==> flow/design.v <==
module mult16_top (
  input         clk,
  input  [15:0] a,
  input  [15:0] b,
  output [31:0] p
);
  reg  [15:0] a_r, b_r;
  reg  [31:0] p_r;
  wire [31:0] o;
  multiplier_16bit u_mul (.a(a_r), .b(b_r), .o(o));
  always @(posedge clk) begin
    a_r <= a;
    b_r <= b;
    p_r <= o;
  end
  assign p = p_r;
endmodule

module ha(input a, b, output sum, cout);
  assign {cout, sum} = a + b;
endmodule
module fa(input a, b, cin, output sum, cout);
  assign {cout, sum} = a + b + cin;
endmodule
module multiplier_16bit(input [15:0] a, b, output [31:0] o);
  wire [254:0] c;
  wire [209:0] s;
  assign o[0] = a[0] & b[0];
  ha ha1(.a(a[1]&b[0]), .b(a[0]&b[1]), .sum(o[1]), .cout(c[0]));
  ha ha2(.a(a[2]&b[0]), .b(a[1]&b[1]), .sum(s[0]), .cout(c[1]));
  ha ha3(.a(a[3]&b[0]), .b(a[2]&b[1]), .sum(s[1]), .cout(c[2]));
  ha ha4(.a(a[4]&b[0]), .b(a[3]&b[1]), .sum(s[2]), .cout(c[3]));
  ha ha5(.a(a[5]&b[0]), .b(a[4]&b[1]), .sum(s[3]), .cout(c[4]));
  ha ha6(.a(a[6]&b[0]), .b(a[5]&b[1]), .sum(s[4]), .cout(c[5]));
  ha ha7(.a(a[7]&b[0]), .b(a[6]&b[1]), .sum(s[5]), .cout(c[6]));
  ha ha8(.a(a[8]&b[0]), .b(a[7]&b[1]), .sum(s[6]), .cout(c[7]));
  ha ha9(.a(a[9]&b[0]), .b(a[8]&b[1]), .sum(s[7]), .cout(c[8]));
  ha ha10(.a(a[10]&b[0]), .b(a[9]&b[1]), .sum(s[8]), .cout(c[9]));
  ha ha11(.a(a[11]&b[0]), .b(a[10]&b[1]), .sum(s[9]), .cout(c[10]));
  ha ha12(.a(a[12]&b[0]), .b(a[11]&b[1]), .sum(s[10]), .cout(c[11]));
  ha ha13(.a(a[13]&b[0]), .b(a[12]&b[1]), .sum(s[11]), .cout(c[12]));
  ha ha14(.a(a[14]&b[0]), .b(a[13]&b[1]), .sum(s[12]), .cout(c[13]));
  ha ha15(.a(a[15]&b[0]), .b(a[14]&b[1]), .sum(s[13]), .cout(c[14]));
  fa fa1(.a(a[0]&b[2]), .b(s[0]), .cin(c[0]), .sum(o[2]), .cout(c[15]));
  fa fa2(.a(a[1]&b[2]), .b(s[1]), .cin(c[1]), .sum(s[14]), .cout(c[16]));
  fa fa3(.a(a[2]&b[2]), .b(s[2]), .cin(c[2]), .sum(s[15]), .cout(c[17]));
  fa fa4(.a(a[3]&b[2]), .b(s[3]), .cin(c[3]), .sum(s[16]), .cout(c[18]));
  fa fa5(.a(a[4]&b[2]), .b(s[4]), .cin(c[4]), .sum(s[17]), .cout(c[19]));
  fa fa6(.a(a[5]&b[2]), .b(s[5]), .cin(c[5]), .sum(s[18]), .cout(c[20]));
  fa fa7(.a(a[6]&b[2]), .b(s[6]), .cin(c[6]), .sum(s[19]), .cout(c[21]));
  fa fa8(.a(a[7]&b[2]), .b(s[7]), .cin(c[7]), .sum(s[20]), .cout(c[22]));
  fa fa9(.a(a[8]&b[2]), .b(s[8]), .cin(c[8]), .sum(s[21]), .cout(c[23]));
  fa fa10(.a(a[9]&b[2]), .b(s[9]), .cin(c[9]), .sum(s[22]), .cout(c[24]));
  fa fa11(.a(a[10]&b[2]), .b(s[10]), .cin(c[10]), .sum(s[23]), .cout(c[25]));
  fa fa12(.a(a[11]&b[2]), .b(s[11]), .cin(c[11]), .sum(s[24]), .cout(c[26]));
  fa fa13(.a(a[12]&b[2]), .b(s[12]), .cin(c[12]), .sum(s[25]), .cout(c[27]));
  fa fa14(.a(a[13]&b[2]), .b(s[13]), .cin(c[13]), .sum(s[26]), .cout(c[28]));
  fa fa15(.a(a[14]&b[2]), .b(a[15]&b[1]), .cin(c[14]), .sum(s[27]), .cout(c[29]));
  fa fa16(.a(a[0]&b[3]), .b(s[14]), .cin(c[15]), .sum(o[3]), .cout(c[30]));
  fa fa17(.a(a[1]&b[3]), .b(s[15]), .cin(c[16]), .sum(s[28]), .cout(c[31]));
  fa fa18(.a(a[2]&b[3]), .b(s[16]), .cin(c[17]), .sum(s[29]), .cout(c[32]));
  fa fa19(.a(a[3]&b[3]), .b(s[17]), .cin(c[18]), .sum(s[30]), .cout(c[33]));
  fa fa20(.a(a[4]&b[3]), .b(s[18]), .cin(c[19]), .sum(s[31]), .cout(c[34]));
  fa fa21(.a(a[5]&b[3]), .b(s[19]), .cin(c[20]), .sum(s[32]), .cout(c[35]));
  fa fa22(.a(a[6]&b[3]), .b(s[20]), .cin(c[21]), .sum(s[33]), .cout(c[36]));
  fa fa23(.a(a[7]&b[3]), .b(s[21]), .cin(c[22]), .sum(s[34]), .cout(c[37]));
  fa fa24(.a(a[8]&b[3]), .b(s[22]), .cin(c[23]), .sum(s[35]), .cout(c[38]));
  fa fa25(.a(a[9]&b[3]), .b(s[23]), .cin(c[24]), .sum(s[36]), .cout(c[39]));
  fa fa26(.a(a[10]&b[3]), .b(s[24]), .cin(c[25]), .sum(s[37]), .cout(c[40]));
  fa fa27(.a(a[11]&b[3]), .b(s[25]), .cin(c[26]), .sum(s[38]), .cout(c[41]));
  fa fa28(.a(a[12]&b[3]), .b(s[26]), .cin(c[27]), .sum(s[39]), .cout(c[42]));
  fa fa29(.a(a[13]&b[3]), .b(s[27]), .cin(c[28]), .sum(s[40]), .cout(c[43]));
  fa fa30(.a(a[14]&b[3]), .b(a[15]&b[2]), .cin(c[29]), .sum(s[41]), .cout(c[44]));
  fa fa31(.a(a[0]&b[4]), .b(s[28]), .cin(c[30]), .sum(o[4]), .cout(c[45]));
  fa fa32(.a(a[1]&b[4]), .b(s[29]), .cin(c[31]), .sum(s[42]), .cout(c[46]));
  fa fa33(.a(a[2]&b[4]), .b(s[30]), .cin(c[32]), .sum(s[43]), .cout(c[47]));
  fa fa34(.a(a[3]&b[4]), .b(s[31]), .cin(c[33]), .sum(s[44]), .cout(c[48]));
  fa fa35(.a(a[4]&b[4]), .b(s[32]), .cin(c[34]), .sum(s[45]), .cout(c[49]));
  fa fa36(.a(a[5]&b[4]), .b(s[33]), .cin(c[35]), .sum(s[46]), .cout(c[50]));
  fa fa37(.a(a[6]&b[4]), .b(s[34]), .cin(c[36]), .sum(s[47]), .cout(c[51]));
  fa fa38(.a(a[7]&b[4]), .b(s[35]), .cin(c[37]), .sum(s[48]), .cout(c[52]));
  fa fa39(.a(a[8]&b[4]), .b(s[36]), .cin(c[38]), .sum(s[49]), .cout(c[53]));
  fa fa40(.a(a[9]&b[4]), .b(s[37]), .cin(c[39]), .sum(s[50]), .cout(c[54]));
  fa fa41(.a(a[10]&b[4]), .b(s[38]), .cin(c[40]), .sum(s[51]), .cout(c[55]));
  fa fa42(.a(a[11]&b[4]), .b(s[39]), .cin(c[41]), .sum(s[52]), .cout(c[56]));
  fa fa43(.a(a[12]&b[4]), .b(s[40]), .cin(c[42]), .sum(s[53]), .cout(c[57]));
  fa fa44(.a(a[13]&b[4]), .b(s[41]), .cin(c[43]), .sum(s[54]), .cout(c[58]));
  fa fa45(.a(a[14]&b[4]), .b(a[15]&b[3]), .cin(c[44]), .sum(s[55]), .cout(c[59]));
  fa fa46(.a(a[0]&b[5]), .b(s[42]), .cin(c[45]), .sum(o[5]), .cout(c[60]));
  fa fa47(.a(a[1]&b[5]), .b(s[43]), .cin(c[46]), .sum(s[56]), .cout(c[61]));
  fa fa48(.a(a[2]&b[5]), .b(s[44]), .cin(c[47]), .sum(s[57]), .cout(c[62]));
  fa fa49(.a(a[3]&b[5]), .b(s[45]), .cin(c[48]), .sum(s[58]), .cout(c[63]));
  fa fa50(.a(a[4]&b[5]), .b(s[46]), .cin(c[49]), .sum(s[59]), .cout(c[64]));
  fa fa51(.a(a[5]&b[5]), .b(s[47]), .cin(c[50]), .sum(s[60]), .cout(c[65]));
  fa fa52(.a(a[6]&b[5]), .b(s[48]), .cin(c[51]), .sum(s[61]), .cout(c[66]));
  fa fa53(.a(a[7]&b[5]), .b(s[49]), .cin(c[52]), .sum(s[62]), .cout(c[67]));
  fa fa54(.a(a[8]&b[5]), .b(s[50]), .cin(c[53]), .sum(s[63]), .cout(c[68]));
  fa fa55(.a(a[9]&b[5]), .b(s[51]), .cin(c[54]), .sum(s[64]), .cout(c[69]));
  fa fa56(.a(a[10]&b[5]), .b(s[52]), .cin(c[55]), .sum(s[65]), .cout(c[70]));
  fa fa57(.a(a[11]&b[5]), .b(s[53]), .cin(c[56]), .sum(s[66]), .cout(c[71]));
  fa fa58(.a(a[12]&b[5]), .b(s[54]), .cin(c[57]), .sum(s[67]), .cout(c[72]));
  fa fa59(.a(a[13]&b[5]), .b(s[55]), .cin(c[58]), .sum(s[68]), .cout(c[73]));
  fa fa60(.a(a[14]&b[5]), .b(a[15]&b[4]), .cin(c[59]), .sum(s[69]), .cout(c[74]));
  fa fa61(.a(a[0]&b[6]), .b(s[56]), .cin(c[60]), .sum(o[6]), .cout(c[75]));
  fa fa62(.a(a[1]&b[6]), .b(s[57]), .cin(c[61]), .sum(s[70]), .cout(c[76]));
  fa fa63(.a(a[2]&b[6]), .b(s[58]), .cin(c[62]), .sum(s[71]), .cout(c[77]));
  fa fa64(.a(a[3]&b[6]), .b(s[59]), .cin(c[63]), .sum(s[72]), .cout(c[78]));
  fa fa65(.a(a[4]&b[6]), .b(s[60]), .cin(c[64]), .sum(s[73]), .cout(c[79]));
  fa fa66(.a(a[5]&b[6]), .b(s[61]), .cin(c[65]), .sum(s[74]), .cout(c[80]));
  fa fa67(.a(a[6]&b[6]), .b(s[62]), .cin(c[66]), .sum(s[75]), .cout(c[81]));
  fa fa68(.a(a[7]&b[6]), .b(s[63]), .cin(c[67]), .sum(s[76]), .cout(c[82]));
  fa fa69(.a(a[8]&b[6]), .b(s[64]), .cin(c[68]), .sum(s[77]), .cout(c[83]));
  fa fa70(.a(a[9]&b[6]), .b(s[65]), .cin(c[69]), .sum(s[78]), .cout(c[84]));
  fa fa71(.a(a[10]&b[6]), .b(s[66]), .cin(c[70]), .sum(s[79]), .cout(c[85]));
  fa fa72(.a(a[11]&b[6]), .b(s[67]), .cin(c[71]), .sum(s[80]), .cout(c[86]));
  fa fa73(.a(a[12]&b[6]), .b(s[68]), .cin(c[72]), .sum(s[81]), .cout(c[87]));
  fa fa74(.a(a[13]&b[6]), .b(s[69]), .cin(c[73]), .sum(s[82]), .cout(c[88]));
  fa fa75(.a(a[14]&b[6]), .b(a[15]&b[5]), .cin(c[74]), .sum(s[83]), .cout(c[89]));
  fa fa76(.a(a[0]&b[7]), .b(s[70]), .cin(c[75]), .sum(o[7]), .cout(c[90]));
  fa fa77(.a(a[1]&b[7]), .b(s[71]), .cin(c[76]), .sum(s[84]), .cout(c[91]));
  fa fa78(.a(a[2]&b[7]), .b(s[72]), .cin(c[77]), .sum(s[85]), .cout(c[92]));
  fa fa79(.a(a[3]&b[7]), .b(s[73]), .cin(c[78]), .sum(s[86]), .cout(c[93]));
  fa fa80(.a(a[4]&b[7]), .b(s[74]), .cin(c[79]), .sum(s[87]), .cout(c[94]));
  fa fa81(.a(a[5]&b[7]), .b(s[75]), .cin(c[80]), .sum(s[88]), .cout(c[95]));
  fa fa82(.a(a[6]&b[7]), .b(s[76]), .cin(c[81]), .sum(s[89]), .cout(c[96]));
  fa fa83(.a(a[7]&b[7]), .b(s[77]), .cin(c[82]), .sum(s[90]), .cout(c[97]));
  fa fa84(.a(a[8]&b[7]), .b(s[78]), .cin(c[83]), .sum(s[91]), .cout(c[98]));
  fa fa85(.a(a[9]&b[7]), .b(s[79]), .cin(c[84]), .sum(s[92]), .cout(c[99]));
  fa fa86(.a(a[10]&b[7]), .b(s[80]), .cin(c[85]), .sum(s[93]), .cout(c[100]));
  fa fa87(.a(a[11]&b[7]), .b(s[81]), .cin(c[86]), .sum(s[94]), .cout(c[101]));
  fa fa88(.a(a[12]&b[7]), .b(s[82]), .cin(c[87]), .sum(s[95]), .cout(c[102]));
  fa fa89(.a(a[13]&b[7]), .b(s[83]), .cin(c[88]), .sum(s[96]), .cout(c[103]));
  fa fa90(.a(a[14]&b[7]), .b(a[15]&b[6]), .cin(c[89]), .sum(s[97]), .cout(c[104]));
  fa fa91(.a(a[0]&b[8]), .b(s[84]), .cin(c[90]), .sum(o[8]), .cout(c[105]));
  fa fa92(.a(a[1]&b[8]), .b(s[85]), .cin(c[91]), .sum(s[98]), .cout(c[106]));
  fa fa93(.a(a[2]&b[8]), .b(s[86]), .cin(c[92]), .sum(s[99]), .cout(c[107]));
  fa fa94(.a(a[3]&b[8]), .b(s[87]), .cin(c[93]), .sum(s[100]), .cout(c[108]));
  fa fa95(.a(a[4]&b[8]), .b(s[88]), .cin(c[94]), .sum(s[101]), .cout(c[109]));
  fa fa96(.a(a[5]&b[8]), .b(s[89]), .cin(c[95]), .sum(s[102]), .cout(c[110]));
  fa fa97(.a(a[6]&b[8]), .b(s[90]), .cin(c[96]), .sum(s[103]), .cout(c[111]));
  fa fa98(.a(a[7]&b[8]), .b(s[91]), .cin(c[97]), .sum(s[104]), .cout(c[112]));
  fa fa99(.a(a[8]&b[8]), .b(s[92]), .cin(c[98]), .sum(s[105]), .cout(c[113]));
  fa fa100(.a(a[9]&b[8]), .b(s[93]), .cin(c[99]), .sum(s[106]), .cout(c[114]));
  fa fa101(.a(a[10]&b[8]), .b(s[94]), .cin(c[100]), .sum(s[107]), .cout(c[115]));
  fa fa102(.a(a[11]&b[8]), .b(s[95]), .cin(c[101]), .sum(s[108]), .cout(c[116]));
  fa fa103(.a(a[12]&b[8]), .b(s[96]), .cin(c[102]), .sum(s[109]), .cout(c[117]));
  fa fa104(.a(a[13]&b[8]), .b(s[97]), .cin(c[103]), .sum(s[110]), .cout(c[118]));
  fa fa105(.a(a[14]&b[8]), .b(a[15]&b[7]), .cin(c[104]), .sum(s[111]), .cout(c[119]));
  fa fa106(.a(a[0]&b[9]), .b(s[98]), .cin(c[105]), .sum(o[9]), .cout(c[120]));
  fa fa107(.a(a[1]&b[9]), .b(s[99]), .cin(c[106]), .sum(s[112]), .cout(c[121]));
  fa fa108(.a(a[2]&b[9]), .b(s[100]), .cin(c[107]), .sum(s[113]), .cout(c[122]));
  fa fa109(.a(a[3]&b[9]), .b(s[101]), .cin(c[108]), .sum(s[114]), .cout(c[123]));
  fa fa110(.a(a[4]&b[9]), .b(s[102]), .cin(c[109]), .sum(s[115]), .cout(c[124]));
  fa fa111(.a(a[5]&b[9]), .b(s[103]), .cin(c[110]), .sum(s[116]), .cout(c[125]));
  fa fa112(.a(a[6]&b[9]), .b(s[104]), .cin(c[111]), .sum(s[117]), .cout(c[126]));
  fa fa113(.a(a[7]&b[9]), .b(s[105]), .cin(c[112]), .sum(s[118]), .cout(c[127]));
  fa fa114(.a(a[8]&b[9]), .b(s[106]), .cin(c[113]), .sum(s[119]), .cout(c[128]));
  fa fa115(.a(a[9]&b[9]), .b(s[107]), .cin(c[114]), .sum(s[120]), .cout(c[129]));
  fa fa116(.a(a[10]&b[9]), .b(s[108]), .cin(c[115]), .sum(s[121]), .cout(c[130]));
  fa fa117(.a(a[11]&b[9]), .b(s[109]), .cin(c[116]), .sum(s[122]), .cout(c[131]));
  fa fa118(.a(a[12]&b[9]), .b(s[110]), .cin(c[117]), .sum(s[123]), .cout(c[132]));
  fa fa119(.a(a[13]&b[9]), .b(s[111]), .cin(c[118]), .sum(s[124]), .cout(c[133]));
  fa fa120(.a(a[14]&b[9]), .b(a[15]&b[8]), .cin(c[119]), .sum(s[125]), .cout(c[134]));
  fa fa121(.a(a[0]&b[10]), .b(s[112]), .cin(c[120]), .sum(o[10]), .cout(c[135]));
  fa fa122(.a(a[1]&b[10]), .b(s[113]), .cin(c[121]), .sum(s[126]), .cout(c[136]));
  fa fa123(.a(a[2]&b[10]), .b(s[114]), .cin(c[122]), .sum(s[127]), .cout(c[137]));
  fa fa124(.a(a[3]&b[10]), .b(s[115]), .cin(c[123]), .sum(s[128]), .cout(c[138]));
  fa fa125(.a(a[4]&b[10]), .b(s[116]), .cin(c[124]), .sum(s[129]), .cout(c[139]));
  fa fa126(.a(a[5]&b[10]), .b(s[117]), .cin(c[125]), .sum(s[130]), .cout(c[140]));
  fa fa127(.a(a[6]&b[10]), .b(s[118]), .cin(c[126]), .sum(s[131]), .cout(c[141]));
  fa fa128(.a(a[7]&b[10]), .b(s[119]), .cin(c[127]), .sum(s[132]), .cout(c[142]));
  fa fa129(.a(a[8]&b[10]), .b(s[120]), .cin(c[128]), .sum(s[133]), .cout(c[143]));
  fa fa130(.a(a[9]&b[10]), .b(s[121]), .cin(c[129]), .sum(s[134]), .cout(c[144]));
  fa fa131(.a(a[10]&b[10]), .b(s[122]), .cin(c[130]), .sum(s[135]), .cout(c[145]));
  fa fa132(.a(a[11]&b[10]), .b(s[123]), .cin(c[131]), .sum(s[136]), .cout(c[146]));
  fa fa133(.a(a[12]&b[10]), .b(s[124]), .cin(c[132]), .sum(s[137]), .cout(c[147]));
  fa fa134(.a(a[13]&b[10]), .b(s[125]), .cin(c[133]), .sum(s[138]), .cout(c[148]));
  fa fa135(.a(a[14]&b[10]), .b(a[15]&b[9]), .cin(c[134]), .sum(s[139]), .cout(c[149]));
  fa fa136(.a(a[0]&b[11]), .b(s[126]), .cin(c[135]), .sum(o[11]), .cout(c[150]));
  fa fa137(.a(a[1]&b[11]), .b(s[127]), .cin(c[136]), .sum(s[140]), .cout(c[151]));
  fa fa138(.a(a[2]&b[11]), .b(s[128]), .cin(c[137]), .sum(s[141]), .cout(c[152]));
  fa fa139(.a(a[3]&b[11]), .b(s[129]), .cin(c[138]), .sum(s[142]), .cout(c[153]));
  fa fa140(.a(a[4]&b[11]), .b(s[130]), .cin(c[139]), .sum(s[143]), .cout(c[154]));
  fa fa141(.a(a[5]&b[11]), .b(s[131]), .cin(c[140]), .sum(s[144]), .cout(c[155]));
  fa fa142(.a(a[6]&b[11]), .b(s[132]), .cin(c[141]), .sum(s[145]), .cout(c[156]));
  fa fa143(.a(a[7]&b[11]), .b(s[133]), .cin(c[142]), .sum(s[146]), .cout(c[157]));
  fa fa144(.a(a[8]&b[11]), .b(s[134]), .cin(c[143]), .sum(s[147]), .cout(c[158]));
  fa fa145(.a(a[9]&b[11]), .b(s[135]), .cin(c[144]), .sum(s[148]), .cout(c[159]));
  fa fa146(.a(a[10]&b[11]), .b(s[136]), .cin(c[145]), .sum(s[149]), .cout(c[160]));
  fa fa147(.a(a[11]&b[11]), .b(s[137]), .cin(c[146]), .sum(s[150]), .cout(c[161]));
  fa fa148(.a(a[12]&b[11]), .b(s[138]), .cin(c[147]), .sum(s[151]), .cout(c[162]));
  fa fa149(.a(a[13]&b[11]), .b(s[139]), .cin(c[148]), .sum(s[152]), .cout(c[163]));
  fa fa150(.a(a[14]&b[11]), .b(a[15]&b[10]), .cin(c[149]), .sum(s[153]), .cout(c[164]));
  fa fa151(.a(a[0]&b[12]), .b(s[140]), .cin(c[150]), .sum(o[12]), .cout(c[165]));
  fa fa152(.a(a[1]&b[12]), .b(s[141]), .cin(c[151]), .sum(s[154]), .cout(c[166]));
  fa fa153(.a(a[2]&b[12]), .b(s[142]), .cin(c[152]), .sum(s[155]), .cout(c[167]));
  fa fa154(.a(a[3]&b[12]), .b(s[143]), .cin(c[153]), .sum(s[156]), .cout(c[168]));
  fa fa155(.a(a[4]&b[12]), .b(s[144]), .cin(c[154]), .sum(s[157]), .cout(c[169]));
  fa fa156(.a(a[5]&b[12]), .b(s[145]), .cin(c[155]), .sum(s[158]), .cout(c[170]));
  fa fa157(.a(a[6]&b[12]), .b(s[146]), .cin(c[156]), .sum(s[159]), .cout(c[171]));
  fa fa158(.a(a[7]&b[12]), .b(s[147]), .cin(c[157]), .sum(s[160]), .cout(c[172]));
  fa fa159(.a(a[8]&b[12]), .b(s[148]), .cin(c[158]), .sum(s[161]), .cout(c[173]));
  fa fa160(.a(a[9]&b[12]), .b(s[149]), .cin(c[159]), .sum(s[162]), .cout(c[174]));
  fa fa161(.a(a[10]&b[12]), .b(s[150]), .cin(c[160]), .sum(s[163]), .cout(c[175]));
  fa fa162(.a(a[11]&b[12]), .b(s[151]), .cin(c[161]), .sum(s[164]), .cout(c[176]));
  fa fa163(.a(a[12]&b[12]), .b(s[152]), .cin(c[162]), .sum(s[165]), .cout(c[177]));
  fa fa164(.a(a[13]&b[12]), .b(s[153]), .cin(c[163]), .sum(s[166]), .cout(c[178]));
  fa fa165(.a(a[14]&b[12]), .b(a[15]&b[11]), .cin(c[164]), .sum(s[167]), .cout(c[179]));
  fa fa166(.a(a[0]&b[13]), .b(s[154]), .cin(c[165]), .sum(o[13]), .cout(c[180]));
  fa fa167(.a(a[1]&b[13]), .b(s[155]), .cin(c[166]), .sum(s[168]), .cout(c[181]));
  fa fa168(.a(a[2]&b[13]), .b(s[156]), .cin(c[167]), .sum(s[169]), .cout(c[182]));
  fa fa169(.a(a[3]&b[13]), .b(s[157]), .cin(c[168]), .sum(s[170]), .cout(c[183]));
  fa fa170(.a(a[4]&b[13]), .b(s[158]), .cin(c[169]), .sum(s[171]), .cout(c[184]));
  fa fa171(.a(a[5]&b[13]), .b(s[159]), .cin(c[170]), .sum(s[172]), .cout(c[185]));
  fa fa172(.a(a[6]&b[13]), .b(s[160]), .cin(c[171]), .sum(s[173]), .cout(c[186]));
  fa fa173(.a(a[7]&b[13]), .b(s[161]), .cin(c[172]), .sum(s[174]), .cout(c[187]));
  fa fa174(.a(a[8]&b[13]), .b(s[162]), .cin(c[173]), .sum(s[175]), .cout(c[188]));
  fa fa175(.a(a[9]&b[13]), .b(s[163]), .cin(c[174]), .sum(s[176]), .cout(c[189]));
  fa fa176(.a(a[10]&b[13]), .b(s[164]), .cin(c[175]), .sum(s[177]), .cout(c[190]));
  fa fa177(.a(a[11]&b[13]), .b(s[165]), .cin(c[176]), .sum(s[178]), .cout(c[191]));
  fa fa178(.a(a[12]&b[13]), .b(s[166]), .cin(c[177]), .sum(s[179]), .cout(c[192]));
  fa fa179(.a(a[13]&b[13]), .b(s[167]), .cin(c[178]), .sum(s[180]), .cout(c[193]));
  fa fa180(.a(a[14]&b[13]), .b(a[15]&b[12]), .cin(c[179]), .sum(s[181]), .cout(c[194]));
  fa fa181(.a(a[0]&b[14]), .b(s[168]), .cin(c[180]), .sum(o[14]), .cout(c[195]));
  fa fa182(.a(a[1]&b[14]), .b(s[169]), .cin(c[181]), .sum(s[182]), .cout(c[196]));
  fa fa183(.a(a[2]&b[14]), .b(s[170]), .cin(c[182]), .sum(s[183]), .cout(c[197]));
  fa fa184(.a(a[3]&b[14]), .b(s[171]), .cin(c[183]), .sum(s[184]), .cout(c[198]));
  fa fa185(.a(a[4]&b[14]), .b(s[172]), .cin(c[184]), .sum(s[185]), .cout(c[199]));
  fa fa186(.a(a[5]&b[14]), .b(s[173]), .cin(c[185]), .sum(s[186]), .cout(c[200]));
  fa fa187(.a(a[6]&b[14]), .b(s[174]), .cin(c[186]), .sum(s[187]), .cout(c[201]));
  fa fa188(.a(a[7]&b[14]), .b(s[175]), .cin(c[187]), .sum(s[188]), .cout(c[202]));
  fa fa189(.a(a[8]&b[14]), .b(s[176]), .cin(c[188]), .sum(s[189]), .cout(c[203]));
  fa fa190(.a(a[9]&b[14]), .b(s[177]), .cin(c[189]), .sum(s[190]), .cout(c[204]));
  fa fa191(.a(a[10]&b[14]), .b(s[178]), .cin(c[190]), .sum(s[191]), .cout(c[205]));
  fa fa192(.a(a[11]&b[14]), .b(s[179]), .cin(c[191]), .sum(s[192]), .cout(c[206]));
  fa fa193(.a(a[12]&b[14]), .b(s[180]), .cin(c[192]), .sum(s[193]), .cout(c[207]));
  fa fa194(.a(a[13]&b[14]), .b(s[181]), .cin(c[193]), .sum(s[194]), .cout(c[208]));
  fa fa195(.a(a[14]&b[14]), .b(a[15]&b[13]), .cin(c[194]), .sum(s[195]), .cout(c[209]));
  fa fa196(.a(a[0]&b[15]), .b(s[182]), .cin(c[195]), .sum(o[15]), .cout(c[210]));
  fa fa197(.a(a[1]&b[15]), .b(s[183]), .cin(c[196]), .sum(s[196]), .cout(c[211]));
  fa fa198(.a(a[2]&b[15]), .b(s[184]), .cin(c[197]), .sum(s[197]), .cout(c[212]));
  fa fa199(.a(a[3]&b[15]), .b(s[185]), .cin(c[198]), .sum(s[198]), .cout(c[213]));
  fa fa200(.a(a[4]&b[15]), .b(s[186]), .cin(c[199]), .sum(s[199]), .cout(c[214]));
  fa fa201(.a(a[5]&b[15]), .b(s[187]), .cin(c[200]), .sum(s[200]), .cout(c[215]));
  fa fa202(.a(a[6]&b[15]), .b(s[188]), .cin(c[201]), .sum(s[201]), .cout(c[216]));
  fa fa203(.a(a[7]&b[15]), .b(s[189]), .cin(c[202]), .sum(s[202]), .cout(c[217]));
  fa fa204(.a(a[8]&b[15]), .b(s[190]), .cin(c[203]), .sum(s[203]), .cout(c[218]));
  fa fa205(.a(a[9]&b[15]), .b(s[191]), .cin(c[204]), .sum(s[204]), .cout(c[219]));
  fa fa206(.a(a[10]&b[15]), .b(s[192]), .cin(c[205]), .sum(s[205]), .cout(c[220]));
  fa fa207(.a(a[11]&b[15]), .b(s[193]), .cin(c[206]), .sum(s[206]), .cout(c[221]));
  fa fa208(.a(a[12]&b[15]), .b(s[194]), .cin(c[207]), .sum(s[207]), .cout(c[222]));
  fa fa209(.a(a[13]&b[15]), .b(s[195]), .cin(c[208]), .sum(s[208]), .cout(c[223]));
  fa fa210(.a(a[14]&b[15]), .b(a[15]&b[14]), .cin(c[209]), .sum(s[209]), .cout(c[224]));
  ha ha16(.a(c[210]), .b(s[196]), .sum(o[16]), .cout(c[225]));
  fa fa211(.a(c[211]), .b(s[197]), .cin(c[225]), .sum(o[17]), .cout(c[226]));
  fa fa212(.a(c[212]), .b(s[198]), .cin(c[226]), .sum(o[18]), .cout(c[227]));
  fa fa213(.a(c[213]), .b(s[199]), .cin(c[227]), .sum(o[19]), .cout(c[228]));
  fa fa214(.a(c[214]), .b(s[200]), .cin(c[228]), .sum(o[20]), .cout(c[229]));
  fa fa215(.a(c[215]), .b(s[201]), .cin(c[229]), .sum(o[21]), .cout(c[230]));
  fa fa216(.a(c[216]), .b(s[202]), .cin(c[230]), .sum(o[22]), .cout(c[231]));
  fa fa217(.a(c[217]), .b(s[203]), .cin(c[231]), .sum(o[23]), .cout(c[232]));
  fa fa218(.a(c[218]), .b(s[204]), .cin(c[232]), .sum(o[24]), .cout(c[233]));
  fa fa219(.a(c[219]), .b(s[205]), .cin(c[233]), .sum(o[25]), .cout(c[234]));
  fa fa220(.a(c[220]), .b(s[206]), .cin(c[234]), .sum(o[26]), .cout(c[235]));
  fa fa221(.a(c[221]), .b(s[207]), .cin(c[235]), .sum(o[27]), .cout(c[236]));
  fa fa222(.a(c[222]), .b(s[208]), .cin(c[236]), .sum(o[28]), .cout(c[237]));
  fa fa223(.a(c[223]), .b(s[209]), .cin(c[237]), .sum(o[29]), .cout(c[238]));
  fa fa224(.a(c[224]), .b(a[15]&b[15]), .cin(c[238]), .sum(o[30]), .cout(o[31]));
endmodule
==> flow/run.sh <==
#!/bin/bash
# the make line also repeats each setting of config.mk as NAME=value (left out here)
make -C /OpenROAD-flow-scripts/flow DESIGN_CONFIG=/design/flow/config.mk WORK_HOME=/design/flow/orfs CLKGATE_MAP_FILE= finish
==> flow/config.mk <==
export PLATFORM = sky130hd
export DESIGN_NAME = mult16_top
export DESIGN_NICKNAME = mult16_top
export VERILOG_FILES = /design/flow/design.v
export SDC_FILE = /design/flow/constraint.sdc
export NUM_CORES = 4
export LEC_CHECK = 0
export ABC_AREA = 0
export CAP_MARGIN = 20
export CELL_PAD_IN_SITES_GLOBAL_PLACEMENT = 3
export CORE_ASPECT_RATIO = 0.85
export CORE_MARGIN = 2
export CORE_UTILIZATION = 40
export CTS_CLUSTER_DIAMETER = 54
export CTS_CLUSTER_SIZE = 78
export GPL_ROUTABILITY_DRIVEN = 0
export GPL_TIMING_DRIVEN = 0
export HOLD_SLACK_MARGIN = -0.07
export MAX_ROUTING_LAYER = met4
export PLACE_DENSITY = 0.54
export SETUP_SLACK_MARGIN = 1.57
export SLEW_MARGIN = 20
export TNS_END_PERCENT = 35
==> flow/constraint.sdc <==
create_clock -name core_clock -period 11.4 [get_ports {clk}]
set_input_delay 2.2800 -clock core_clock [delete_from_list [all_inputs] [get_ports {clk}]]
set_output_delay 2.2800 -clock core_clock [all_outputs]
set_load 0.01 [all_outputs]
==> run notes, run 1 <==
run metrics: layout check failures negative setup slack, wire length of the first global-routing pass 24.81 mm, startpoint-to-endpoint class of the critical path reg2reg, number of warnings printed during yosys synthesis 1, and+or+nand+nor area frac 0.1388, Logic family by area adder cells, share of async-settable or async-resettable flops after synthesis 0, total via count in the routed design 4565, CP bufs+invs 5, Final Cycle Share 1.107, initial antenna violation count 0, setup slack of the most critical reg-to-reg path -1220 ps, worst slew pin tran 376.1 ps, final routed wirelength across all metal layers 14.29 mm, # IOs 65, required time of the critical path between 10000 and 15000 ps, Horiz. Die Dim 154.6 um, pre-CTS setup slack -1495 ps, placed standard-cell area between 0.008 and 0.009 sq mm, area leader, netlist sky130_fd_sc_hd__fa_1, area share of the largest cell type after synthesis 0.5819, mean routed wirelength per cell 14.32 um, number of buffers inserted during clock tree synthesis 9, router iterations before antenna repair 4, most instantiated cells after synthesis 224 x sky130_fd_sc_hd__fa_1, 218 x sky130_fd_sc_hd__nand2_1, 71 x sky130_fd_sc_hd__inv_1, synthesized area per cell 11.43 sq um, GR Overflow Total 0, highest clock rate 0.07926 GHz, Critical Path Max Stage Delay about 550 ps, final-stage net count 1026, standard cell core area 0.01876 sq mm, most prevalent standard cell on the critical path sky130_fd_sc_hd__fa_2, setup ws final -1217 ps, status complete, but fails checks, Final HPWL DP ~13 mm, arrival time at the worst endpoint 12840 ps, clock period minus final worst setup slack 12620 ps, Post-synth regs around 64, H-tree Lvls 3, largest net degree at the start of global routing 13, GRT Overall Usage 0.1598, number of logged tool warnings 31, Final setup viols 6, Synth Instances 674, number of vias per cell 4.574, number of DRC violations after detailed routing 0, via count of the first global-routing pass 5143, instance count along the most critical hold path 1, relative slew slack 0.7489, share of cell area taken by muxes after synthesis 0, final core area utilization 0.4827, # Max-Cap Violations 0, crit end category flip-flop, Worst Path Max Fanout 5, worst min-delay path startpoint a_r[0], # rows 46, CTS clock-pin slew for the worst setup and hold paths approximately 60 ps, Dominant flop cell sky130_fd_sc_hd__dfxtp_1, R2R Path Start b_r[1], crit path launch b_r[1], setup repair after global routing missed its margin yes, Die Outline Area between 0.02 and 0.025 sq mm, Compound-Gate Fraction of Synth Area 0, cell chosen for the clock root sky130_fd_sc_hd__clkbuf_16, XOR/XNOR Fraction of Synth Area 0, share of synthesized area occupied by flip-flops and latches 0.1663, synthesized net count about 950, count of placed standard cells in the final layout, fillers left out 998, Final Hold Vio Count 0, endpoint of the most critical register-to-register path p_r[30], clock tree sinks between 60 and 70, total count of max-transition violations in the final report 0, Late-Pin Clk Latency 340 ps, chip area in the Yosys report between 0.007 and 0.008 sq mm, last element of the critical path p_r[30], destination of the worst hold path p_r[0], Clock Tree Buf Depth 2, count of placed standard cells including taps 978, CP Depth 36, number of distinct library cells after synthesis 10, path category of the worst min-delay check reg2reg, Synth-to-Final Area Change 17.54%, Post-DRT Antenna Nets 0, Port-buffer cells between 60 and 70, synth top area cells sky130_fd_sc_hd__fa_1 58%, sky130_fd_sc_hd__dfxtp_1 17%, sky130_fd_sc_hd__nand2_1 11%, share of the core filled by cells before placement 0.4107, Die H about 130 um, count of flip-flops with a built-in enable after synthesis 0, startpoint class of the critical path flip-flop, Antenna Cells 0, cell count in the Yosys report 674, Adder Area Share 0.6079, family with the most delay on the worst path adder cells, clock tree from TritonCTS yes, final design instance area without fill 0.009057 sq mm, post-synthesis cell area between 0.007 and 0.008 sq mm, count of routing violations after the opening detailed-route iteration 63, reg2reg path depth 36, Clock Skew 7.560 ps, Critical Path Slowest Stage Cell sky130_fd_sc_hd__fa_2, most frequent cell after synthesis sky130_fd_sc_hd__fa_1
[layer usage]
metal / vias to the layer above / part of all wire / global-route usage
met4: 0 / 0.011 / 0.03704
li1: 2095 / - / -
met5: - / 0 / -
met2: 39 / 0.50 / 0.2661
met3: 13 / 0.018 / 0.02597
met1: 2418 / 0.47 / 0.2068
[timing repair]
| action | 4_1_cts | 5_1_grt |
|---|---|---|
| buffers inserted | 4 | 0 |
| gates resized | 14 | 1 |
| endpoints found under the setup margin | 11 | 11 |
| pin swaps | 8 | 1 |
| hold buffers | 0 | 0 |
| cloned | 0 | 0 |
[area by class of cell]
cell class,instances,area (sq um)
Fill cell,1798,9706
Multi-Input combinational cell,496,5824
Sequential cell,64,1295
Timing Repair Buffer,68,670.6
Buffer,43,404.1
Tap cell,240,300.3
Inverter,71,266.5
Clock buffer,9,225.2
Clock inverter,7,71.32
[stage by stage]
step,hold WS [ps],setup TNS (ps)
4_1_cts,637.6,-5094
3_3_place_gp,623.9,-6022
5_1_grt,674.4,-6330
2_1_floorplan,521.1,-3868
3_5_place_dp,629.7,-6270
6_report,626.9,-4675
==> run 2: changes to the inputs <==
Settings changed: CAP_MARGIN 20 to 40, CELL_PAD_IN_SITES_DETAIL_PLACEMENT set to 0, CELL_PAD_IN_SITES_GLOBAL_PLACEMENT 3 to 2, CORE_ASPECT_RATIO 0.85 to 1.72, CORE_MARGIN 2 to 3, CORE_UTILIZATION 40 to 38, CTS_CLUSTER_DIAMETER 54 to not set, CTS_CLUSTER_SIZE 78 to 17, GPL_ROUTABILITY_DRIVEN 0 to 1, GPL_TIMING_DRIVEN 0 to 1, HOLD_SLACK_MARGIN -0.07 to 0.13, MAX_ROUTING_LAYER met4 to met5, MIN_ROUTING_LAYER set to met2, PLACE_DENSITY 0.54 to 0.8, SETUP_SLACK_MARGIN 1.57 to not set, TNS_END_PERCENT 35 to not set.
Clock period 11.4 ns to 19.3 ns, I/O delays scaled along.
==> run notes, run 2 <==
run metrics: status no timing/DRC/antenna violations, # Max-Cap Violations 0 (unchanged), number of distinct library cells after synthesis 10 (unchanged), count of routing violations after the opening detailed-route iteration 371 (+490%), number of logged tool warnings 26 (-16%), endpoint of the most critical register-to-register path p_r[30], initial antenna violation count 0 (unchanged), Post-synth regs 64 (unchanged), Dominant flop cell sky130_fd_sc_hd__dfxtp_1, wire length of the first global-routing pass 22.89 mm (-7.7%), Die Outline Area 0.02209 sq mm (+8.3%), path category of the worst min-delay check reg2reg, setup repair after global routing missed its margin no, synthesized area per cell 11.43 sq um (unchanged), reg2reg path depth 35 (-2.8%), number of DRC violations after detailed routing 0 (unchanged), Final Cycle Share 0.7306 (-0.3761), number of buffers inserted during clock tree synthesis 9 (unchanged), Worst Path Max Fanout 16 (+11), crit end category flip-flop, Critical Path Max Stage Delay 670 ps (+120 ps), most prevalent standard cell on the critical path sky130_fd_sc_hd__fa_1, top layer used by detailed routing met4, Hold Buf Count CTS 0 (unchanged), synthesized net count 947 (unchanged), worst slew pin tran 644.3 ps (+268.2 ps), instance count along the most critical hold path 1 (unchanged), Total Neg Setup Slack 0 ps (+4675 ps), and+or+nand+nor area frac 0.1388 (unchanged), Adder Area Share 0.6079 (unchanged), detailed route wirelength on metal2 9.771 mm (+35%), CTS clock-pin slew for the worst setup and hold paths 60 ps (about the same), final routed wirelength across all metal layers 13.39 mm (-6.3%), CP bufs+invs 4 (-1), GRT Overall Usage 0.1941 (+0.03435), area share of the largest cell type after synthesis 0.5819 (unchanged), Logic family by area adder cells, post-CTS setup repair buffer count 0 (-4), number of warnings printed during yosys synthesis 1 (unchanged), share of cell area taken by muxes after synthesis 0 (unchanged), clock tree sinks 64 (unchanged), total count of max-transition violations in the final report 0 (unchanged), setup slack of the most critical reg-to-reg path 5200 ps (+6420 ps), most frequent cell after synthesis sky130_fd_sc_hd__fa_1, Critical Path Slowest Stage Cell sky130_fd_sc_hd__dfxtp_1, arrival time at the worst endpoint 14330 ps (+1490 ps), final RePlAce weighted congestion between 0.6 and 0.7, Port-buffer cells 64 (unchanged), CP Depth 35 (-2.8%), amount of wire on met3 after detailed routing 3.322 mm (+1200%), mean routed wirelength per cell 14.07 um (-1.8%), Clock Tree Buf Depth 2 (unchanged), clock tree from TritonCTS yes, synth top area cells sky130_fd_sc_hd__fa_1 58%, sky130_fd_sc_hd__dfxtp_1 17%, sky130_fd_sc_hd__nand2_1 11%, worst min-delay path startpoint b_r[0], post-synthesis cell area 0.007706 sq mm (unchanged), Final Hold Vio Count 0 (unchanged), Late-Pin Clk Latency 350 ps (about the same), family with the most delay on the worst path adder cells, H-tree Lvls 3 (unchanged), total via count in the routed design 5505 (+21%), cell chosen for the clock root sky130_fd_sc_hd__clkbuf_16, Post-DRT Antenna Nets 0 (unchanged), cell count in the Yosys report 674 (unchanged), last element of the critical path p_r[30], # rows 67 (+46%), R2R Path Start a_r[15], startpoint class of the critical path flip-flop, Synth-to-Final Area Change 10.55%, XOR/XNOR Fraction of Synth Area 0 (unchanged), final-stage net count 979 (-4.6%), clock period minus final worst setup slack 14100 ps (+1484 ps), standard cell core area 0.01970 sq mm (+5.0%), Post-Route M1 WL 0 um (-100%), # IOs 65 (unchanged), Clock Skew 10.39 ps (+2.834 ps), Antenna Cells 0 (unchanged), startpoint-to-endpoint class of the critical path reg2reg, Final setup viols 0 (-6), Die H 192.8 um (+46%), post-cts sizing count 0 (-14), GR Overflow Total 0 (unchanged), most instantiated cells after synthesis 224 x sky130_fd_sc_hd__fa_1, 218 x sky130_fd_sc_hd__nand2_1, 71 x sky130_fd_sc_hd__inv_1, number of inserted filler cells in the final layout 1942 (+8.0%), highest clock rate 0.07092 GHz (-11%), via count of the first global-routing pass 6759 (+31%), count of flip-flops with a built-in enable after synthesis 0 (unchanged), share of the core filled by cells before placement 0.3912 (-0.01954), Horiz. Die Dim 114.6 um (-26%), crit path launch a_r[15], area leader, netlist sky130_fd_sc_hd__fa_1, share of synthesized area occupied by flip-flops and latches 0.1663 (unchanged), Compound-Gate Fraction of Synth Area 0 (unchanged), chip area in the Yosys report 0.007706 sq mm (unchanged), Synth Instances 674 (unchanged), required time of the critical path 19530 ps (+7900 ps), Final HPWL DP 11.48 mm (-10%), destination of the worst hold path p_r[0], share of async-settable or async-resettable flops after synthesis 0 (unchanged), relative slew slack 0.5699 (-0.1790), router iterations before antenna repair 4 (unchanged), largest net degree at the start of global routing 17 (+4), number of vias per cell 5.783 (+26%)
## run 2: routing by layer
metal	up-vias	GRT usage
met2	1051	0.2813
met4	0	0.04664
met3	24	0.1989
met1	2439	-
li1	1991	-
met5	-	0
## run 2: stage by stage
step	area, sq um	util	setup WS (ps)	hold WS [ps]	instances
finish	8519	0.4325	5199	731.9	952
global route	8519	0.4325	4594	812.3	952
CTS	8519	0.4325	5072	723.1	952
detailed placement	8244	0.4185	5073	717.0	936
global placement	8244	0.4185	5220	707.7	936
floorplan	7706	-	5761	521.1	674
## run 2: final cells by class
type | instances | area [sq um] | share of cell area
Clock buffer | 11 | 242.7 | 0.02849
Clock inverter | 5 | 32.53 | 0.003818
Inverter | 71 | 266.5 | 0.03128
Multi-Input combinational cell | 496 | 5754 | 0.6754
Sequential cell | 64 | 1281 | 0.1504
Tap cell | 241 | 301.5 | 0.03539
Timing Repair Buffer | 64 | 640.6 | 0.07519
==> run 3: changes to the inputs <==
Settings changed: ABC_AREA 0 to not set, CAP_MARGIN 40 to 25, CELL_PAD_IN_SITES_DETAIL_PLACEMENT 0 to 2, CELL_PAD_IN_SITES_GLOBAL_PLACEMENT 2 to 1, CORE_ASPECT_RATIO 1.72 to 0.72, CORE_MARGIN 3 to 2, CORE_UTILIZATION 38 to 30, CTS_CLUSTER_SIZE 17 to not set, GPL_ROUTABILITY_DRIVEN 1 to not set, GPL_TIMING_DRIVEN 1 to not set, HOLD_SLACK_MARGIN 0.13 to not set, PLACE_DENSITY 0.8 to not set, PLACE_DENSITY_LB_ADDON set to 0.26, SETUP_SLACK_MARGIN set to 4.38, TNS_END_PERCENT set to 35.
Clock period 19.3 ns to 15.0 ns, I/O delays scaled along.
==> run notes, run 3 <==
run metrics: Antenna Cells 0 (unchanged), number of buffers inserted during clock tree synthesis 9 (unchanged), number of inserted filler cells in the final layout 2649 (+36%), synthesized area per cell 11.43 sq um (unchanged), clock tree sinks 64 (unchanged), share of synthesized area occupied by flip-flops and latches 0.1663 (unchanged), startpoint class of the critical path flip-flop, # rows 49 (-27%), Dominant flop cell sky130_fd_sc_hd__dfxtp_1, count of routing violations after the opening detailed-route iteration 378 (+1.9%), required time of the critical path 15240 ps (-4290 ps), final core area utilization 0.3539 (-0.07853), router iterations before antenna repair 5 (+1), chip area in the Yosys report 0.007706 sq mm (unchanged), relative slew slack 0.4774 (-0.09250), crit path launch b_r[1], instance count along the most critical hold path 1 (unchanged), Total Neg Setup Slack 0 ps (unchanged), number of DRC violations after detailed routing 0 (unchanged), mean routed wirelength per cell 16.19 um (+15%), Port-buffer cells 64 (unchanged), cell count in the Yosys report 674 (unchanged), H-tree Lvls 3 (unchanged), Clock Tree Buf Depth 2 (unchanged), worst slew pin tran 782.8 ps (+138.6 ps), most prevalent standard cell on the critical path sky130_fd_sc_hd__fa_2, synthesized net count 947 (unchanged), standard cell core area 0.02508 sq mm (+27%), and+or+nand+nor area frac 0.1388 (unchanged), number of vias per cell 5.693 (-1.5%), Synth-to-Final Area Change 15.16%, destination of the worst hold path p_r[0], area share of the largest cell type after synthesis 0.5819 (unchanged), share of the core filled by cells before placement 0.3073 (-0.08385), Critical Path Max Stage Delay 580 ps (-90 ps), family with the most delay on the worst path adder cells, comb. cell area 0.005852 sq mm (+1.7%), GRT Overall Usage 0.2025 (+0.008374), number of warnings printed during yosys synthesis 1 (unchanged), most instantiated cells after synthesis 224 x sky130_fd_sc_hd__fa_1, 218 x sky130_fd_sc_hd__nand2_1, 71 x sky130_fd_sc_hd__inv_1, cell chosen for the clock root sky130_fd_sc_hd__clkbuf_16, crit end category flip-flop, initial antenna violation count 0 (unchanged), arrival time at the worst endpoint 13010 ps (-1320 ps), Die Outline Area 0.02700 sq mm (+22%), share of async-settable or async-resettable flops after synthesis 0 (unchanged), Final HPWL DP 13.80 mm (+20%), largest net degree at the start of global routing 17 (unchanged), CP Depth 35 (unchanged), Late-Pin Clk Latency 370 ps (+20 ps), Clock Skew 8.132 ps (-2.261 ps), Logic family by area adder cells, # Max-Cap Violations 0 (unchanged), path category of the worst min-delay check reg2reg, Critical Path Slowest Stage Cell sky130_fd_sc_hd__fa_2, Adder Area Share 0.6079 (unchanged), post-synthesis cell area 0.007706 sq mm (unchanged), Die H 140.0 um (-27%), reg2reg path depth 35 (unchanged), synth top area cells sky130_fd_sc_hd__fa_1 58%, sky130_fd_sc_hd__dfxtp_1 17%, sky130_fd_sc_hd__nand2_1 11%, Post-DRT Antenna Nets 0 (unchanged), Worst Path Max Fanout 5 (-11), Horiz. Die Dim 192.9 um (+68%), Sequential Area 0.001313 sq mm (+2.4%), XOR/XNOR Fraction of Synth Area 0 (unchanged), startpoint-to-endpoint class of the critical path reg2reg, highest clock rate 0.07829 GHz (+10%), Compound-Gate Fraction of Synth Area 0 (unchanged), GR Overflow Total 0 (unchanged), setup slack of the most critical reg-to-reg path 2230 ps (-2970 ps), CTS clock-pin slew for the worst setup and hold paths 60 ps (about the same), number of logged tool warnings 29 (+12%), CP bufs+invs 4 (unchanged), worst min-delay path startpoint a_r[0], endpoint of the most critical register-to-register path p_r[30], total via count in the routed design 5978 (+8.6%), R2R Path Start b_r[1], clock tree from TritonCTS yes, Synth Instances 674 (unchanged), Final Cycle Share 0.8515 (+0.1209), number of distinct library cells after synthesis 10 (unchanged), wire length of the first global-routing pass 27.88 mm (+22%), most frequent cell after synthesis sky130_fd_sc_hd__fa_1, status no timing/DRC/antenna violations, clock period minus final worst setup slack 12770 ps (-1328 ps), setup repair after global routing missed its margin yes, Final Hold Vio Count 0 (unchanged), final routed wirelength across all metal layers 17.00 mm (+27%), pre-CTS setup slack 1812 ps (-3261 ps), total count of max-transition violations in the final report 0 (unchanged), area leader, netlist sky130_fd_sc_hd__fa_1, last element of the critical path p_r[30], # IOs 65 (unchanged), via count of the first global-routing pass 7945 (+18%), Final setup viols 0 (unchanged), share of cell area taken by muxes after synthesis 0 (unchanged), setup ws final 2227 ps (-2972 ps), final-stage net count 988 (+0.92%), Post-synth regs 64 (unchanged), Hold Buf Count CTS 0 (unchanged), count of flip-flops with a built-in enable after synthesis 0 (unchanged), final RePlAce weighted congestion 0.7404 (+6.5%)
-- run 3: routing by layer --
layer | track usage | wire (um) | up-vias
met5 | 0 | 39 | -
met4 | 0.03616 | 310 | 2
met3 | 0.2821 | 6496 | 33
met2 | 0.2415 | 10150 | 1475
met1 | - | 0 | 2458
li1 | - | - | 2010
-- run 3: per-stage QoR --
step	cell area [sq um]	std cells	hold WS, ps
3_3_place_gp	8414	1026	619.4
6_report	8875	1050	816.7
3_5_place_dp	8414	1026	624.2
4_1_cts	8846	1050	807.1
2_1_floorplan	7764	674	521.1
5_1_grt	8875	1050	869.9
-- run 3: repair_timing --
action	4_1_cts	5_1_grt
endpoints found under the setup margin	10	9
buffers inserted	9	0
cloned	0	0
resized	23	13
pin swaps	10	7
-- run 3: layout make-up --
cell class,instances,share of cell area
clock inverter,3,0.007331
multi-input combinational,496,0.6594
timing repair buffer,73,0.07980
sequential,64,0.1479
tap,331,0.04667
inverter,71,0.03003
clock buffer,12,0.02890
==> run 4: changes to the inputs <==
Settings changed: ABC_AREA set to 1, CAP_MARGIN 25 to 35, CELL_PAD_IN_SITES_DETAIL_PLACEMENT 2 to not set, CELL_PAD_IN_SITES_GLOBAL_PLACEMENT 1 to not set, CORE_ASPECT_RATIO 0.72 to not set, CORE_UTILIZATION 30 to 72, CTS_CLUSTER_DIAMETER set to 103, CTS_CLUSTER_SIZE set to 75, MAX_ROUTING_LAYER met5 to not set, MIN_ROUTING_LAYER met2 to not set, PLACE_DENSITY_LB_ADDON 0.26 to not set, SETUP_SLACK_MARGIN 4.38 to -0.75, TNS_END_PERCENT 35 to not set.
Clock period 15.0 ns to 9.83 ns, I/O delays scaled along.
==> run notes, run 4 <==
run metrics: number of logged tool warnings 31 (+6.9%), GRT Overall Usage 0.2497 (+0.04726), cell count in the Yosys report 733 (+8.8%), final-stage net count 1065 (+7.8%), R2R Path Start b_r[0], family with the most delay on the worst path adder cells, Post-synth regs 64 (unchanged), worst min-delay path startpoint a_r[0], # rows 38 (-22%), most frequent cell after synthesis sky130_fd_sc_hd__nand2_1, synth top area cells sky130_fd_sc_hd__fa_1 56%, sky130_fd_sc_hd__dfxtp_1 16%, sky130_fd_sc_hd__nand2_1 12%, Antenna Cells 0 (unchanged), Post-DRT Antenna Nets 0 (unchanged), Final setup viols 10 (+10), clock period minus final worst setup slack 12500 ps (-268.3 ps), last element of the critical path p_r[30], path category of the worst min-delay check reg2reg, number of vias per cell 5.159 (-9.4%), chip area in the Yosys report 0.008023 sq mm (+4.1%), share of async-settable or async-resettable flops after synthesis 0 (unchanged), worst hold margin 489.5 ps (-327.2 ps), final core area utilization 0.8171 (+0.4631), Worst Path Max Fanout 5 (unchanged), synthesized net count 1006 (+6.2%), clock tree sinks 64 (unchanged), final design instance area without fill 0.008857 sq mm (-0.20%), pre-CTS setup slack -2886 ps (-4698 ps), largest net degree at the start of global routing 17 (unchanged), most instantiated cells after synthesis 254 x sky130_fd_sc_hd__nand2_1, 224 x sky130_fd_sc_hd__fa_1, 108 x sky130_fd_sc_hd__inv_1, cell chosen for the clock root sky130_fd_sc_hd__clkbuf_8, post-synthesis cell area 0.008023 sq mm (+4.1%), Final Hold Vio Count 0 (unchanged), most prevalent standard cell on the critical path sky130_fd_sc_hd__fa_2, share of cell area taken by muxes after synthesis 0 (unchanged), worst slew pin tran 632.7 ps (-150.1 ps), Late-Pin Clk Latency 370 ps (about the same), number of DRC violations after detailed routing 0 (unchanged), count of routing violations after the opening detailed-route iteration 176 (-53%), area leader, netlist sky130_fd_sc_hd__fa_1, Final Cycle Share 1.272 (+0.4205), Compound-Gate Fraction of Synth Area 0 (unchanged), Clock Tree Buf Depth 2 (unchanged), count of placed standard cells including taps 921 (-10%), Hold Buf Count CTS 0 (unchanged), destination of the worst hold path p_r[0], reg2reg path depth 36 (+2.9%), final routed wirelength across all metal layers 13.19 mm (-22%), and+or+nand+nor area frac 0.1204 (-0.01842), number of buffers inserted during clock tree synthesis 9 (unchanged), Synth-to-Final Area Change 10.40%, count of flip-flops with a built-in enable after synthesis 0 (unchanged), setup ws final -2674 ps (-4902 ps), Clock Skew 5.808 ps (-2.324 ps), crit path launch b_r[0], total count of max-transition violations in the final report 0 (unchanged), share of synthesized area occupied by flip-flops and latches 0.1597 (-0.006560), Horiz. Die Dim 109.6 um (-43%), Total Neg Setup Slack -16060 ps (-16060 ps), Die Outline Area 0.01200 sq mm (-56%), number of distinct library cells after synthesis 10 (unchanged), CTS clock-pin slew for the worst setup and hold paths 70 ps (about the same), status complete, but fails checks, initial antenna violation count 0 (unchanged), CP Depth 36 (+2.9%), area share of the largest cell type after synthesis 0.5590 (-0.02296), CP bufs+invs 5 (+1), Adder Area Share 0.5839 (-0.02399), arrival time at the worst endpoint 12760 ps (-250 ps), XOR/XNOR Fraction of Synth Area 0 (unchanged), layout check failures negative setup slack, instance count along the most critical hold path 2 (+1), Synth Instances 733 (+8.8%), endpoint of the most critical register-to-register path p_r[30], GR Overflow Total 0 (unchanged), standard cell core area 0.01084 sq mm (-57%), highest clock rate 0.07997 GHz (+2.1%), Critical Path Max Stage Delay 550 ps (-30 ps), setup slack of the most critical reg-to-reg path -2670 ps (-4900 ps), number of warnings printed during yosys synthesis 1 (unchanged), via count of the first global-routing pass 5412 (-32%), crit end category flip-flop, mean routed wirelength per cell 14.08 um (-13%), Dominant flop cell sky130_fd_sc_hd__dfxtp_1, startpoint-to-endpoint class of the critical path reg2reg, H-tree Lvls 3 (unchanged), Logic family by area adder cells, clock tree from TritonCTS yes, router iterations before antenna repair 4 (-1), Final HPWL DP 10.86 mm (-21%), wire length of the first global-routing pass 22.71 mm (-19%), placed standard-cell area 0.008582 sq mm (+2.0%), total via count in the routed design 4834 (-19%), required time of the critical path 10080 ps (-5160 ps), # IOs 65 (unchanged), share of the core filled by cells before placement 0.7401 (+0.4328), Critical Path Slowest Stage Cell sky130_fd_sc_hd__fa_2, synthesized area per cell 10.95 sq um (-4.3%), final RePlAce weighted congestion 0.7773 (+5.0%), startpoint class of the critical path flip-flop, count of placed standard cells in the final layout, fillers left out 937 (-11%), # Max-Cap Violations 0 (unchanged), Die H 109.6 um (-22%), relative slew slack 0.5776 (+0.1002), setup repair after global routing missed its margin yes, Port-buffer cells 64 (unchanged)
## run 4: layer usage
metal	wire, um	GRT usage	up-vias
met5	0	0	-
met4	335	0.09946	0
met3	396	0.04742	24
met2	7715	0.4603	85
met1	4744	0.2861	2559
li1	-	-	2166
## run 4: cell type report
| cell class | instances | area [sq um] |
|---|---|---|
| repair buffers | 112 | 1005 |
| well taps | 140 | 175.2 |
| inverters | 109 | 409.1 |
| clock inverters | 6 | 60.06 |
| fillers | 637 | 1983 |
| flip-flops and latches | 64 | 1290 |
| multi-input cells | 496 | 5791 |
| clock buffers | 10 | 127.6 |
## run 4: timing repair
| action | 4_1_cts | 5_1_grt |
|---|---|---|
| setup endpoints to repair | 8 | 9 |
| pin swaps | 7 | 1 |
| setup buffers | 0 | 0 |
| gates resized | 17 | 23 |
==> run 5: changes to the inputs <==
Settings changed: ABC_AREA 1 to 0, CAP_MARGIN 35 to 0, CELL_PAD_IN_SITES_DETAIL_PLACEMENT set to 0, CORE_ASPECT_RATIO set to 0.71, CTS_CLUSTER_DIAMETER 103 to 193, CTS_CLUSTER_SIZE 75 to not set, MAX_ROUTING_LAYER set to met5, PLACE_DENSITY set to 0.64, SETUP_SLACK_MARGIN -0.75 to 0.96.
Clock period 9.83 ns to 12.1 ns, I/O delays scaled along.
==> run notes, run 5 <==
run metrics: status complete, but fails checks, layout check failures negative setup slack, Die H 91.17 um (-17%), most instantiated cells after synthesis 224 x sky130_fd_sc_hd__fa_1, 218 x sky130_fd_sc_hd__nand2_1, 71 x sky130_fd_sc_hd__inv_1, share of async-settable or async-resettable flops after synthesis 0 (unchanged), # Max-Cap Violations 0 (unchanged), Worst Path Max Fanout 4 (-1), Compound-Gate Fraction of Synth Area 0 (unchanged), arrival time at the worst endpoint 12710 ps (-50 ps), startpoint class of the critical path flip-flop, number of inserted filler cells in the final layout 512 (-20%), clock period minus final worst setup slack 12480 ps (-20.50 ps), share of cell area taken by muxes after synthesis 0 (unchanged), endpoint of the most critical register-to-register path p_r[30], Clock Tree Buf Depth 2 (unchanged), Clock Skew 10.56 ps (+4.756 ps), highest clock rate 0.08010 GHz (+0.16%), pre-CTS setup slack -601.0 ps (+2285 ps), standard cell core area 0.01032 sq mm (-4.8%), R2R Path Start b_r[0], Antenna Cells 0 (unchanged), # rows 31 (-18%), synthesized net count 947 (-5.9%), instance count along the most critical hold path 1 (-1), Hold Buf Count CTS 0 (unchanged), number of vias per cell 5.446 (+5.6%), post-synthesis cell area 0.007706 sq mm (-3.9%), XOR/XNOR Fraction of Synth Area 0 (unchanged), number of distinct library cells after synthesis 10 (unchanged), share of the core filled by cells before placement 0.7469 (+0.006834), startpoint-to-endpoint class of the critical path reg2reg, last element of the critical path p_r[30], Total Neg Setup Slack -839.1 ps (+15220 ps), number of buffers inserted during clock tree synthesis 9 (unchanged), Dominant flop cell sky130_fd_sc_hd__dfxtp_1, Post-synth regs 64 (unchanged), Final setup viols 3 (-7), count of routing violations after the opening detailed-route iteration 163 (-7.4%), reg2reg path depth 35 (-2.8%), most heavily used metal layer in global routing met2, crit end category flip-flop, router iterations before antenna repair 5 (+1), path category of the worst min-delay check reg2reg, largest net degree at the start of global routing 17 (unchanged), area leader, netlist sky130_fd_sc_hd__fa_1, Sequential Area 0.001286 sq mm (-0.29%), via count of the first global-routing pass 5305 (-2.0%), Critical Path Slowest Stage Cell sky130_fd_sc_hd__fa_2, setup ws final -383.7 ps (+2290 ps), relative slew slack 0.5353 (-0.04234), comb. cell area 0.005916 sq mm (+2.2%), final routed wirelength across all metal layers 13.48 mm (+2.2%), clock tree from TritonCTS yes, chip area in the Yosys report 0.007706 sq mm (-3.9%), initial antenna violation count 0 (unchanged), GR Overflow Total 0 (unchanged), setup repair after global routing missed its margin yes, GRT Overall Usage 0.2680 (+0.01821), Synth-to-Final Area Change 13.36%, clock tree sinks 64 (unchanged), CP bufs+invs 4 (-1), met3 usage 0.05186 (+0.004435), total count of max-transition violations in the final report 0 (unchanged), number of warnings printed during yosys synthesis 1 (unchanged), final-stage net count 1004 (-5.7%), Logic family by area adder cells, crit path launch b_r[0], share of synthesized area occupied by flip-flops and latches 0.1663 (+0.006560), met2 Resource Use GR 0.4883 (+0.02797), destination of the worst hold path p_r[0], mean routed wirelength per cell 15.57 um (+11%), Final Cycle Share 1.032 (-0.2403), setup slack of the most critical reg-to-reg path -380 ps (+2290 ps), Port-buffer cells 64 (unchanged), count of placed standard cells in the final layout, fillers left out 866 (-7.6%), count of flip-flops with a built-in enable after synthesis 0 (unchanged), Adder Area Share 0.6079 (+0.02399), Critical Path Max Stage Delay 550 ps (about the same), Post-DRT Antenna Nets 0 (unchanged), worst min-delay path startpoint a_r[0], family with the most delay on the worst path adder cells, cell chosen for the clock root sky130_fd_sc_hd__clkbuf_16, Synth Instances 674 (-8.0%), Die Outline Area 0.01156 sq mm (-3.7%), CTS clock-pin slew for the worst setup and hold paths 60 ps (about the same), Horiz. Die Dim 126.8 um (+16%), most frequent cell after synthesis sky130_fd_sc_hd__fa_1, cell count in the Yosys report 674 (-8.0%), Final Hold Vio Count 0 (unchanged), count of placed standard cells including taps 851 (-7.6%), worst slew pin tran 696.1 ps (+63.43 ps), area share of the largest cell type after synthesis 0.5819 (+0.02296), wire length of the first global-routing pass 23.90 mm (+5.3%), CP Depth 35 (-2.8%), number of DRC violations after detailed routing 0 (unchanged), synthesized area per cell 11.43 sq um (+4.5%), Global Route met1 Usage 0.3171 (+0.03106), required time of the critical path 12320 ps (+2240 ps), final RePlAce weighted congestion 0.7530 (-3.1%), and+or+nand+nor area frac 0.1388 (+0.01842), synth top area cells sky130_fd_sc_hd__fa_1 58%, sky130_fd_sc_hd__dfxtp_1 17%, sky130_fd_sc_hd__nand2_1 11%, # IOs 65 (unchanged), H-tree Lvls 3 (unchanged), Late-Pin Clk Latency 340 ps (-30 ps), number of logged tool warnings 31 (unchanged), most prevalent standard cell on the critical path sky130_fd_sc_hd__fa_2, Final HPWL DP 10.29 mm (-5.2%), total via count in the routed design 4716 (-2.4%)
run 5: final cells by class:
type,count,area share
Clock buffer,10,0.02736
Clock inverter,4,0.002578
Inverter,71,0.03051
Multi-Input combinational cell,496,0.6772
Sequential cell,64,0.1472
Tap cell,132,0.01891
Timing Repair Buffer,89,0.09625
run 5: repair_timing:
item	CTS	global route
setup buffers	1	0
gates resized	40	2
pin swaps	9	1
endpoints found under the setup margin	7	7
run 5: routing by layer:
layer | wire [um] | share of wire | vias up
met5 | 0 | 0 | -
met4 | 396 | 0.029 | 0
met3 | 512 | 0.038 | 36
met2 | 7490 | 0.56 | 114
met1 | 5084 | 0.38 | 2523
li1 | - | - | 2043
run 5: metrics by stage:
step	area [sq um]	hold WS, ps	util
after CTS	8731	754.7	0.8462
after floorplan	7764	521.1	-
after detailed placement	8358	726.0	0.8101
final	8736	746.3	0.8467
after global routing	8736	793.5	0.8467
after global placement	8358	718.1	0.8101
